## run 1
// alu
module alu #(
	parameter DATA_WIDTH = 32,
	parameter INST_WIDTH = 4
)(
	input                   i_clk,
	input                   i_rst_n,
	input  [DATA_WIDTH-1:0] i_data_a,
	input  [DATA_WIDTH-1:0] i_data_b,
	input  [INST_WIDTH-1:0] i_inst,
	input                   i_valid,
	output [DATA_WIDTH-1:0] o_data,
	output                  o_overflow,
	output                  o_valid
);
For scale: about 6800 cells after synthesis, about 34 flip-flops, roughly 0.046 mm2 of cells after synthesis.
clock: 12.9 ns
lec_check: 0
abc_area: 1
cap_margin: 0
cell_pad_in_sites_detail_placement: 1
cell_pad_in_sites_global_placement: 0
core_aspect_ratio: 1.07
core_margin: 3
core_utilization: 64
cts_cluster_diameter: 342
cts_cluster_size: 95
gpl_routability_driven: 1
gpl_timing_driven: 0
hold_slack_margin: -0.08
max_routing_layer: met4
place_density_lb_addon: 0.23
setup_slack_margin: -0.69
slew_margin: 10
tns_end_percent: 25
run.sh (not shown) runs the stock make flow with config.mk's settings and CLKGATE_MAP_FILE=.
No final results exist for run 1, since it was stopped by error DPL-0033 during detailed placement (3_5_place_dp).
[inputs] run 2 vs run 1
# run 1
export LEC_CHECK = 0
export ABC_AREA = 1
export CAP_MARGIN = 0
export CELL_PAD_IN_SITES_DETAIL_PLACEMENT = 1
export CELL_PAD_IN_SITES_GLOBAL_PLACEMENT = 0
export CORE_ASPECT_RATIO = 1.07
export CORE_MARGIN = 3
export CORE_UTILIZATION = 64
export CTS_CLUSTER_DIAMETER = 342
export CTS_CLUSTER_SIZE = 95
export GPL_ROUTABILITY_DRIVEN = 1
export GPL_TIMING_DRIVEN = 0
export HOLD_SLACK_MARGIN = -0.08
export MAX_ROUTING_LAYER = met4
export PLACE_DENSITY_LB_ADDON = 0.23
export SETUP_SLACK_MARGIN = -0.69
export SLEW_MARGIN = 10
export TNS_END_PERCENT = 25
create_clock -name core_clock -period 12.9 [get_ports {i_clk}]
# run 2
export LEC_CHECK = 0
export CAP_MARGIN = 20
export CELL_PAD_IN_SITES_GLOBAL_PLACEMENT = 1
export CORE_MARGIN = 7
export CORE_UTILIZATION = 57
export CTS_CLUSTER_DIAMETER = 332
export CTS_CLUSTER_SIZE = 95
export GPL_TIMING_DRIVEN = 0
export PLACE_DENSITY_LB_ADDON = 0.29
export SETUP_SLACK_MARGIN = -0.61
export SLEW_MARGIN = 5
export TNS_END_PERCENT = 25
create_clock -name core_clock -period 12.9 [get_ports {i_clk}]
[flow] run 2 | stages: complete | final checks: fail | reason: setup timing. Side by side, fraction of synthesized cell area in xor and xnor cells turned out higher in run 2 than in run 1. Summary of run 2 over run 1: count of input and output buffers -1, die size +4.0%.
## Diff of input files: run 3 against run 2
# run 2
export LEC_CHECK = 0
export CAP_MARGIN = 20
export CELL_PAD_IN_SITES_GLOBAL_PLACEMENT = 1
export CORE_MARGIN = 7
export CORE_UTILIZATION = 57
export CTS_CLUSTER_DIAMETER = 332
export CTS_CLUSTER_SIZE = 95
export GPL_TIMING_DRIVEN = 0
export PLACE_DENSITY_LB_ADDON = 0.29
export SETUP_SLACK_MARGIN = -0.61
export SLEW_MARGIN = 5
export TNS_END_PERCENT = 25
create_clock -name core_clock -period 12.9 [get_ports {i_clk}]
# run 3
export LEC_CHECK = 0
export CAP_MARGIN = 20
export CORE_MARGIN = 2
export CORE_UTILIZATION = 65
export SLEW_MARGIN = 20
create_clock -name core_clock -period 9.73 [get_ports {i_clk}]
Findings:
- Run 3: all stages done; final checks FAILED (setup timing).
- Register share of the cell area was lower in run 3 than in run 2.
- From run 2 to run 3 the numbers moved as follows: final critical-path setup slack +0.28 ns; global-route usage went up.
Inputs modified between run 3 and run 4:
# run 3
export LEC_CHECK = 0
export CAP_MARGIN = 20
export CORE_MARGIN = 2
export CORE_UTILIZATION = 65
export SLEW_MARGIN = 20
create_clock -name core_clock -period 9.73 [get_ports {i_clk}]
# run 4
export LEC_CHECK = 0
export CAP_MARGIN = 20
export CORE_ASPECT_RATIO = 1.58
export CORE_MARGIN = 2
export CORE_UTILIZATION = 40
export GPL_TIMING_DRIVEN = 0
export SLEW_MARGIN = 20
create_clock -name core_clock -period 12.0 [get_ports {i_clk}]
Findings:
Every stage of run 4 finished as expected; the final checks, on the other hand, flagged setup timing, which means the layout fails.
Compared with run 3, run 4 shows a number of fill cells in the layout that is 6178 higher.
| clock network area share | run 3 vs run 4 | ≈ equal |
Measured against each other, run 4 and run 3 differ in setup slack after layout, the lower figure coming from run 3.
Across both runs, post-cts gate resize count was higher for run 4 than for run 3.
Run 4 ends up with lower worst slack at placement than run 3 does.
Run 4 vs run 3: overall routing resource usage down in run 4
More vias were needed by run 3 than by run 4.
Setup changes, run 4 to run 5
# run 4
export LEC_CHECK = 0
export CAP_MARGIN = 20
export CORE_ASPECT_RATIO = 1.58
export CORE_MARGIN = 2
export CORE_UTILIZATION = 40
export GPL_TIMING_DRIVEN = 0
export SLEW_MARGIN = 20
create_clock -name core_clock -period 12.0 [get_ports {i_clk}]
# run 5
export LEC_CHECK = 0
export CAP_MARGIN = 20
export CORE_MARGIN = 2
export CORE_UTILIZATION = 40
export SLEW_MARGIN = 20
create_clock -name core_clock -period 11.8 [get_ports {i_clk}]
==> comparison <==
- Looking at startpoint of the worst setup timing path, the i_data_a[0] result is from run 4; the i_data_a[16] one comes from run 5.
- Run 4 has higher multi-input logic area than run 5.
- The final layout from run 5, which completed every stage, passed the timing, DRC and antenna checks at the end of the flow.
- Run 5 vs. run 4: final cycle utilization of the critical path went down by 3.1 points.
- The total global routing track utilization of run 5 falls short of that of run 4 by 13 points.
- Run 4 → run 5: number of buffers and inverters on the critical path now sits lower; hold slack now sits higher.
- Between run 4 and run 5, number of antenna violations at the first check in global routing is lower for run 5, run 4 comes in above that.
- Relative to run 4, the final cell area reported for run 5 is lower.
Changes in run 6 relative to run 5:
# run 5
export LEC_CHECK = 0
export CAP_MARGIN = 20
export CORE_MARGIN = 2
export CORE_UTILIZATION = 40
export SLEW_MARGIN = 20
create_clock -name core_clock -period 11.8 [get_ports {i_clk}]
# run 6
export LEC_CHECK = 0
export CAP_MARGIN = 20
export CORE_MARGIN = 2
export CORE_UTILIZATION = 61
export CTS_CLUSTER_SIZE = 97
export SLEW_MARGIN = 20
create_clock -name core_clock -period 11.8 [get_ports {i_clk}]
Synthesis-to-layout area growth came out lower on run 6 than on run 5.
Diff run 5 -> run 6 | pre-CTS setup slack | increase of 0.29 ns
Startpoint of the most critical setup path = i_data_b[15]: run 6; startpoint of the most critical setup path = i_data_a[16]: run 5
